Setup of job 101:
Design color_match, start of the top module:
module color_match (
    input  wire       clk,
    input  wire       rst_n,
    input  wire [7:0] get_r,
    input  wire [7:0] get_g,
    input  wire [7:0] get_b,
    input  wire [7:0] set_r,
    input  wire [7:0] set_g,
    input  wire [7:0] set_b,
    input  wire [2:0] threshold_level,
    output wire [8:0] get_h,
    output wire [7:0] get_s,
    output wire [7:0] get_v,
    output wire [8:0] set_h,
    output wire [7:0] set_s,
    output wire [7:0] set_v,
    output wire [1:0] similar_flag
);
    rgb_hsv rgb_hsv_get_inst (
        .clk   (clk),
        .rst   (rst_n),
        .rgb_r (get_r),
        .rgb_g (get_g),
        .rgb_b (get_b),
        .hsv_h (get_h),
        .hsv_s (get_s),
        .hsv_v (get_v)
    );
    rgb_hsv rgb_hsv_set_inst (
        .clk   (clk),
        .rst   (rst_n),
        .rgb_r (set_r),
        .rgb_g (set_g),
        .rgb_b (set_b),
        .hsv_h (set_h),
        .hsv_s (set_s),
        .hsv_v (set_v)
    );
    HSVComparator HSVComparator_inst (
        .clk             (clk),
        .hsv_get_h       (get_h),
        .hsv_get_s       ({1'b0, get_s}),
        .hsv_get_v       ({1'b0, get_v}),
        .hsv_set_h       (set_h),
        .hsv_set_s       ({1'b0, set_s}),
        .hsv_set_v       ({1'b0, set_v}),
  ...
For scale: ~4300 cells after synthesis, roughly 110 I/O pins, about 33000 sq um of cells after synthesis.
clock: 28.0 ns
lec_check: 0
cap_margin: 20
cell_pad_in_sites_global_placement: 1
core_margin: 3
core_utilization: 40
cts_cluster_size: 45
gpl_routability_driven: 0
max_routing_layer: met5
min_routing_layer: met2
slew_margin: 20
run.sh (not shown) runs the stock make flow with config.mk's settings and CLKGATE_MAP_FILE=.
Modified inputs, job 102 compared to job 101
Settings: CTS_CLUSTER_SIZE: 45 -> unset; GPL_ROUTABILITY_DRIVEN: 0 -> unset; MAX_ROUTING_LAYER: met5 -> unset; MIN_ROUTING_LAYER: met2 -> unset.
[summary]
Job 102 against job 101: number of detailed-routing iterations run before antenna repair now sits lower, final hold slack went down by 0.0059 ns, non-clock buffer count shrank by about 4.5%, critical path depth went up 2.2%. Relative to job 101, the sequential share of layout area of job 102 is higher by 0.19 points. Fmax on job 102 is ahead of job 101.
What job 103 does differently from job 102 at the input level:
Settings: CAP_MARGIN: 20 -> 40; MAX_ROUTING_LAYER: unset -> met4; TNS_END_PERCENT: unset -> 25; CORE_MARGIN: 3 -> 6; CORE_UTILIZATION: 40 -> 51; MIN_ROUTING_LAYER: unset -> met1; GPL_ROUTABILITY_DRIVEN: unset -> 1; CELL_PAD_IN_SITES_DETAIL_PLACEMENT: unset -> 1; ABC_AREA: unset -> 1; CTS_CLUSTER_DIAMETER: unset -> 264; CTS_CLUSTER_SIZE: unset -> 45.
==> results <==
Delay of the slowest critical-path stage (higher): job 103. In the reports for job 102 and job 103, the larger data required time of the worst path belongs to job 103. Taking job 102 as the reference, in job 103 met3 wirelength from detailed routing moved down; number of global-route vias before repair moved up; routed wire length moved down; area of combinational cells with multiple inputs moved down; number of vias after detailed routing moved up. Dominant kind of combinational cell: AND-OR/OR-AND gates -> job 102, simple AND/OR/NAND/NOR gates -> job 103.
## Diff of input files: job 104 against job 103
Settings: CELL_PAD_IN_SITES_DETAIL_PLACEMENT: 1 -> unset; GPL_ROUTABILITY_DRIVEN: 1 -> unset; MIN_ROUTING_LAYER: met1 -> unset; TNS_END_PERCENT: 25 -> unset; CAP_MARGIN: 40 -> 20; CTS_CLUSTER_SIZE: 45 -> unset; SETUP_SLACK_MARGIN: unset -> 3.64; CTS_CLUSTER_DIAMETER: 264 -> unset; CORE_UTILIZATION: 51 -> 65; CELL_PAD_IN_SITES_GLOBAL_PLACEMENT: 1 -> unset; PLACE_DENSITY: unset -> 0.6; CORE_MARGIN: 6 -> 2; ABC_AREA: 1 -> unset.
==> results <==
Setup slack of the critical path after layout in job 104 vs job 103: down 2.71 ns
Against job 103, job 104 comes in about 20% higher on final area.
Although it ran to completion, job 104 produced a layout that fails the final checks because of negative setup slack.
Of the two candidates, job 103 has the better maximum frequency and job 104 the worse one.

The RTL this note starts from:
==> flow/design.v <==
module  rgb_hsv(
	input                         clk,
	input                         rst,	
	input	     [7:0]            rgb_r,
	input	     [7:0]            rgb_g,
	input	     [7:0]            rgb_b,	
	output reg [8:0] 			  hsv_h, 
	output reg [7:0] 			  hsv_s, 
	output reg [7:0] 			  hsv_v  
);
reg [7:0] top; 
reg [13:0] top_60; 
reg [2:0] rgb_se;
reg [2:0] rgb_se_n; 
reg [7:0] max; 
reg [7:0] min; 
reg [7:0] max_min; 
reg [7:0] hsv_s_m;
reg [7:0] max_n;
reg [7:0] division; 
wire r_g, r_b, g_b;
assign r_g = (rgb_r > rgb_g)? 1'b1:1'b0; 
assign r_b = (rgb_r > rgb_b)? 1'b1:1'b0; 
assign g_b = (rgb_g > rgb_b)? 1'b1:1'b0; 
always @ (posedge clk or negedge rst)
begin
	if (!rst)
	begin
		max <= 8'd0;
		min <= 8'd0;
		top <= 8'd0;
		rgb_se <= 3'b010;
	end
	else 
	begin
	case ({r_g,r_b,g_b})
	3'b000:
			begin 
			max <= rgb_b;
			min <= rgb_r;
			top <= rgb_g - rgb_r; 
			rgb_se <= 3'b000;
			end
	3'b001:
			begin 
			max <= rgb_g;
			min <= rgb_r;
			top <= rgb_b - rgb_r; 
			rgb_se <= 3'b001;
			end
	3'b011:
			begin 
			max <= rgb_g;
			min <= rgb_b;
			top <= rgb_r - rgb_b; 
			rgb_se <= 3'b011;
			end
	3'b100:
			begin 
			max <= rgb_b;
			min <= rgb_g;
			top <= rgb_r - rgb_g; 
			rgb_se <= 3'b100;
			end
	3'b110:
			begin 
			max <= rgb_r;
			min <= rgb_g;
			top <= rgb_b - rgb_g; 
			rgb_se <= 3'b110;
			end
	3'b111:
			begin 
			max <= rgb_r;
			min <= rgb_b;
			top <= rgb_g - rgb_b; 
			rgb_se <= 3'b111;
			end
	default
			begin
			max <= 8'd0;
			min <= 8'd0;
			top <= 8'd0;
			rgb_se <= 3'b010;
			end
	endcase
end
end
always @ (posedge clk or negedge rst)
begin
	if (!rst)
		begin
		top_60 <= 14'd0;
		rgb_se_n <= 3'b010;
		max_min <= 8'd0;
		max_n <= 8'd0;
		end
	else
		begin
		top_60 <= {top,6'b000000} - {top,2'b00}; 
		rgb_se_n <= rgb_se;
		max_min <= max - min;
		max_n <= max;
		end
end
always @ (*)
begin
	division = (max_min > 8'd0) ? top_60 / max_min : 8'd240; 
end
always @ (posedge clk or negedge rst)
begin
	if (!rst)
		hsv_h <= 9'd0;
	else 
	begin
	case (rgb_se_n)
	3'b000:
			hsv_h <= 9'd240 - division; 
	3'b001:
			hsv_h <= 9'd120 + division; 
	3'b011:
			hsv_h <= 9'd120 - division; 
	3'b100:
			hsv_h <= 9'd240 + division; 
	3'b110:
			hsv_h <= 9'd360 - division; 
	3'b111:
			hsv_h <= division; 
	default
			hsv_h <= 9'd0;
	endcase
end
end
always @ (*)
begin
	hsv_s_m = (max_n > 8'd0)? ((max_min == max_n) ? 8'd255 : {max_min[7:0],8'b00000000} / max_n) : 8'd0;
end
always@(posedge clk or negedge rst)
begin
	if (!rst)
      hsv_s <= 8'd0;
	else
	hsv_s <= hsv_s_m;
end
always@(posedge clk or negedge rst)
begin
  if (!rst)
  hsv_v <= 8'd0;
  else
  hsv_v <= max_n;
 end
endmodule
module HSVComparator (
    input   clk,
    input wire [8:0] hsv_get_h, hsv_get_s, hsv_get_v,
    input wire [8:0] hsv_set_h, hsv_set_s, hsv_set_v,
    input wire [2:0] threshold_level,
    output reg [1:0] similar_flag  
);
parameter THRESHOLD1_H = 60, THRESHOLD1_S = 32, THRESHOLD1_V = 32;   
parameter THRESHOLD2_H = 15, THRESHOLD2_S = 8,  THRESHOLD2_V = 8;  
parameter THRESHOLD3_H = 10, THRESHOLD3_S = 5,  THRESHOLD3_V = 5;  
parameter THRESHOLD4_H = 5,  THRESHOLD4_S = 3,  THRESHOLD4_V = 3;   
reg [8:0] h_diff, s_diff, v_diff;
function [8:0] abs_diff;
    input [8:0] a, b;
    if (a > b) begin
        abs_diff = a - b;
    end else begin
        abs_diff = b - a;
    end
endfunction
always @(posedge clk) begin
    similar_flag <= 2'b0;  
    h_diff = abs_diff(hsv_get_h, hsv_set_h);
    s_diff = abs_diff(hsv_get_s, hsv_set_s);
    v_diff = abs_diff(hsv_get_v, hsv_set_v);
    if (h_diff > 180) begin
        h_diff = 360 - h_diff;
    end
    if ({hsv_set_h,hsv_set_s,hsv_set_v} == 24'b0)begin
        similar_flag <= 2'b10;
    end
    else begin
    case(threshold_level)
        3'b000: begin  
            if (h_diff <= THRESHOLD1_H && s_diff <= THRESHOLD1_S && v_diff <= THRESHOLD1_V) begin
                similar_flag <= 2'b01;  
            end
        end
        3'b001: begin  
            if (h_diff <= THRESHOLD2_H && s_diff <= THRESHOLD2_S && v_diff <= THRESHOLD2_V) begin
                similar_flag <= 2'b01;  
            end
        end
        3'b010: begin  
            if (h_diff <= THRESHOLD3_H && s_diff <= THRESHOLD3_S && v_diff <= THRESHOLD3_V) begin
                similar_flag <= 2'b01;  
            end
        end
        3'b111: begin  
            if (h_diff <= THRESHOLD4_H && s_diff <= THRESHOLD4_S && v_diff <= THRESHOLD4_V) begin
                similar_flag <= 2'b01;  
            end
        end
        default: ;  
    endcase 
    end
end
endmodule
module color_match (
    input  wire       clk,
    input  wire       rst_n,
    input  wire [7:0] get_r,
    input  wire [7:0] get_g,
    input  wire [7:0] get_b,
    input  wire [7:0] set_r,
    input  wire [7:0] set_g,
    input  wire [7:0] set_b,
    input  wire [2:0] threshold_level,
    output wire [8:0] get_h,
    output wire [7:0] get_s,
    output wire [7:0] get_v,
    output wire [8:0] set_h,
    output wire [7:0] set_s,
    output wire [7:0] set_v,
    output wire [1:0] similar_flag
);
    rgb_hsv rgb_hsv_get_inst (
        .clk   (clk),
        .rst   (rst_n),
        .rgb_r (get_r),
        .rgb_g (get_g),
        .rgb_b (get_b),
        .hsv_h (get_h),
        .hsv_s (get_s),
        .hsv_v (get_v)
    );
    rgb_hsv rgb_hsv_set_inst (
        .clk   (clk),
        .rst   (rst_n),
        .rgb_r (set_r),
        .rgb_g (set_g),
        .rgb_b (set_b),
        .hsv_h (set_h),
        .hsv_s (set_s),
        .hsv_v (set_v)
    );
    HSVComparator HSVComparator_inst (
        .clk             (clk),
        .hsv_get_h       (get_h),
        .hsv_get_s       ({1'b0, get_s}),
        .hsv_get_v       ({1'b0, get_v}),
        .hsv_set_h       (set_h),
        .hsv_set_s       ({1'b0, set_s}),
        .hsv_set_v       ({1'b0, set_v}),
        .threshold_level (threshold_level),
        .similar_flag    (similar_flag)
    );
endmodule
export LEC_CHECK = 0
export ABC_AREA = 0
export CAP_MARGIN = 25
export CORE_ASPECT_RATIO = 0.65
export CORE_MARGIN = 10
export CORE_UTILIZATION = 39
export CTS_CLUSTER_DIAMETER = 342
export CTS_CLUSTER_SIZE = 60
export GPL_ROUTABILITY_DRIVEN = 0
export GPL_TIMING_DRIVEN = 1
export HOLD_SLACK_MARGIN = 0.18
export MAX_ROUTING_LAYER = met4
export MIN_ROUTING_LAYER = met2
export PLACE_DENSITY_LB_ADDON = 0.2
export SETUP_SLACK_MARGIN = 3.17
export SLEW_MARGIN = 25
export TNS_END_PERCENT = 10
create_clock -name core_clock -period 19.4 [get_ports {clk}]
The first run finished with negative setup slack left.
Edit:
==> flow/config.mk (replaced) <==
export PLATFORM = sky130hd
export DESIGN_NAME = color_match
export DESIGN_NICKNAME = color_match
export VERILOG_FILES = /design/flow/design.v
export SDC_FILE = /design/flow/constraint.sdc
export NUM_CORES = 4
export LEC_CHECK = 0
export CAP_MARGIN = 20
export CORE_MARGIN = 2
export CORE_UTILIZATION = 56
export SETUP_SLACK_MARGIN = 4.39
export SLEW_MARGIN = 20
==> flow/constraint.sdc (replaced) <==
create_clock -name core_clock -period 15.1 [get_ports {clk}]
set_input_delay 3.0200 -clock core_clock [delete_from_list [all_inputs] [get_ports {clk}]]
set_output_delay 3.0200 -clock core_clock [all_outputs]
set_load 0.01 [all_outputs]
After rerunning: The new run ran to the end with violations: negative setup slack; critical path depth drops by 7; core utilization is higher by 28 points; sequential share of layout area goes down by 0.24 points; routed wire length drops by roughly a tenth; worst setup slack loses 2800 ps; hold slack gets worse by 13 ps; final cell count came out lower by a few percent; die size falls by well over a third; via count shrinks by a quarter to a third; first-iteration DRC count is lower by well over a third; non-clock buffer count rose by 168.
Edit:
--- a/flow/config.mk
+++ b/flow/config.mk
@@ -8,5 +8,7 @@
 export CAP_MARGIN = 20
 export CORE_MARGIN = 2
-export CORE_UTILIZATION = 56
-export SETUP_SLACK_MARGIN = 4.39
+export CORE_UTILIZATION = 52
+export CTS_CLUSTER_SIZE = 99
+export PLACE_DENSITY = 0.6
+export SETUP_SLACK_MARGIN = 4.07
 export SLEW_MARGIN = 20
==> flow/constraint.sdc (replaced) <==
create_clock -name core_clock -period 17.2 [get_ports {clk}]
set_input_delay 3.4400 -clock core_clock [delete_from_list [all_inputs] [get_ports {clk}]]
set_output_delay 3.4400 -clock core_clock [all_outputs]
set_load 0.01 [all_outputs]
Effect:
- The new run ran to the end with violations: negative setup slack
- worst hold slack is about the same
- non-clock buffer count drops by 5
- cell area is higher by 0.65%
- die size went up by 7.6%
Edit:
--- a/flow/config.mk
+++ b/flow/config.mk
@@ -8,7 +8,5 @@
 export CAP_MARGIN = 20
 export CORE_MARGIN = 2
-export CORE_UTILIZATION = 52
-export CTS_CLUSTER_SIZE = 99
+export CORE_UTILIZATION = 40
 export PLACE_DENSITY = 0.6
-export SETUP_SLACK_MARGIN = 4.07
 export SLEW_MARGIN = 20
==> flow/constraint.sdc (replaced) <==
create_clock -name core_clock -period 28.0 [get_ports {clk}]
set_input_delay 5.6000 -clock core_clock [delete_from_list [all_inputs] [get_ports {clk}]]
set_output_delay 5.6000 -clock core_clock [all_outputs]
set_load 0.01 [all_outputs]
=>
- The new run finished clean
- worst setup slack improves by 10000 ps
- critical path depth falls by 5
- final area falls by 22%
- sequential cell count stays the same

RTL: the design.v shown in full above, as it stands there.
Settings: LEC_CHECK=0, ABC_AREA=1, CAP_MARGIN=20, CORE_MARGIN=2, CORE_UTILIZATION=48, CTS_CLUSTER_DIAMETER=96, CTS_CLUSTER_SIZE=100, PLACE_DENSITY=0.92, SLEW_MARGIN=20, TNS_END_PERCENT=35; clock period 28.0 ns.
Change:
--- a/flow/config.mk
+++ b/flow/config.mk
@@ -7,3 +7,3 @@
 export LEC_CHECK = 0
-export ABC_AREA = 1
+export ABC_AREA = 0
 export CAP_MARGIN = 20
@@ -11,5 +11,6 @@
 export CORE_UTILIZATION = 48
-export CTS_CLUSTER_DIAMETER = 96
+export CTS_CLUSTER_DIAMETER = 79
 export CTS_CLUSTER_SIZE = 100
-export PLACE_DENSITY = 0.92
+export PLACE_DENSITY = 0.77
+export SETUP_SLACK_MARGIN = -1.85
 export SLEW_MARGIN = 20
Now the flow produced a layout that fails on setup timing.
Utilization climbs by 1.6 points.
Sequential share of layout area falls by 0.41 points.
Non-clock buffer count rose by 131.
Die area came out higher by 0.71%.
Change:
==> flow/config.mk (replaced) <==
export PLATFORM = sky130hd
export DESIGN_NAME = color_match
export DESIGN_NICKNAME = color_match
export VERILOG_FILES = /design/flow/design.v
export SDC_FILE = /design/flow/constraint.sdc
export NUM_CORES = 4
export LEC_CHECK = 0
export CAP_MARGIN = 20
export CELL_PAD_IN_SITES_GLOBAL_PLACEMENT = 1
export CORE_MARGIN = 3
export CORE_UTILIZATION = 51
export CTS_CLUSTER_SIZE = 45
export GPL_ROUTABILITY_DRIVEN = 1
export MAX_ROUTING_LAYER = met5
export MIN_ROUTING_LAYER = met1
export SLEW_MARGIN = 20
export TNS_END_PERCENT = 25
Result: The new run completed without violations; worst hold slack gets better by 0.0070 ns; worst setup slack improved by 1.5 ns; utilization is higher by 6.7 points.
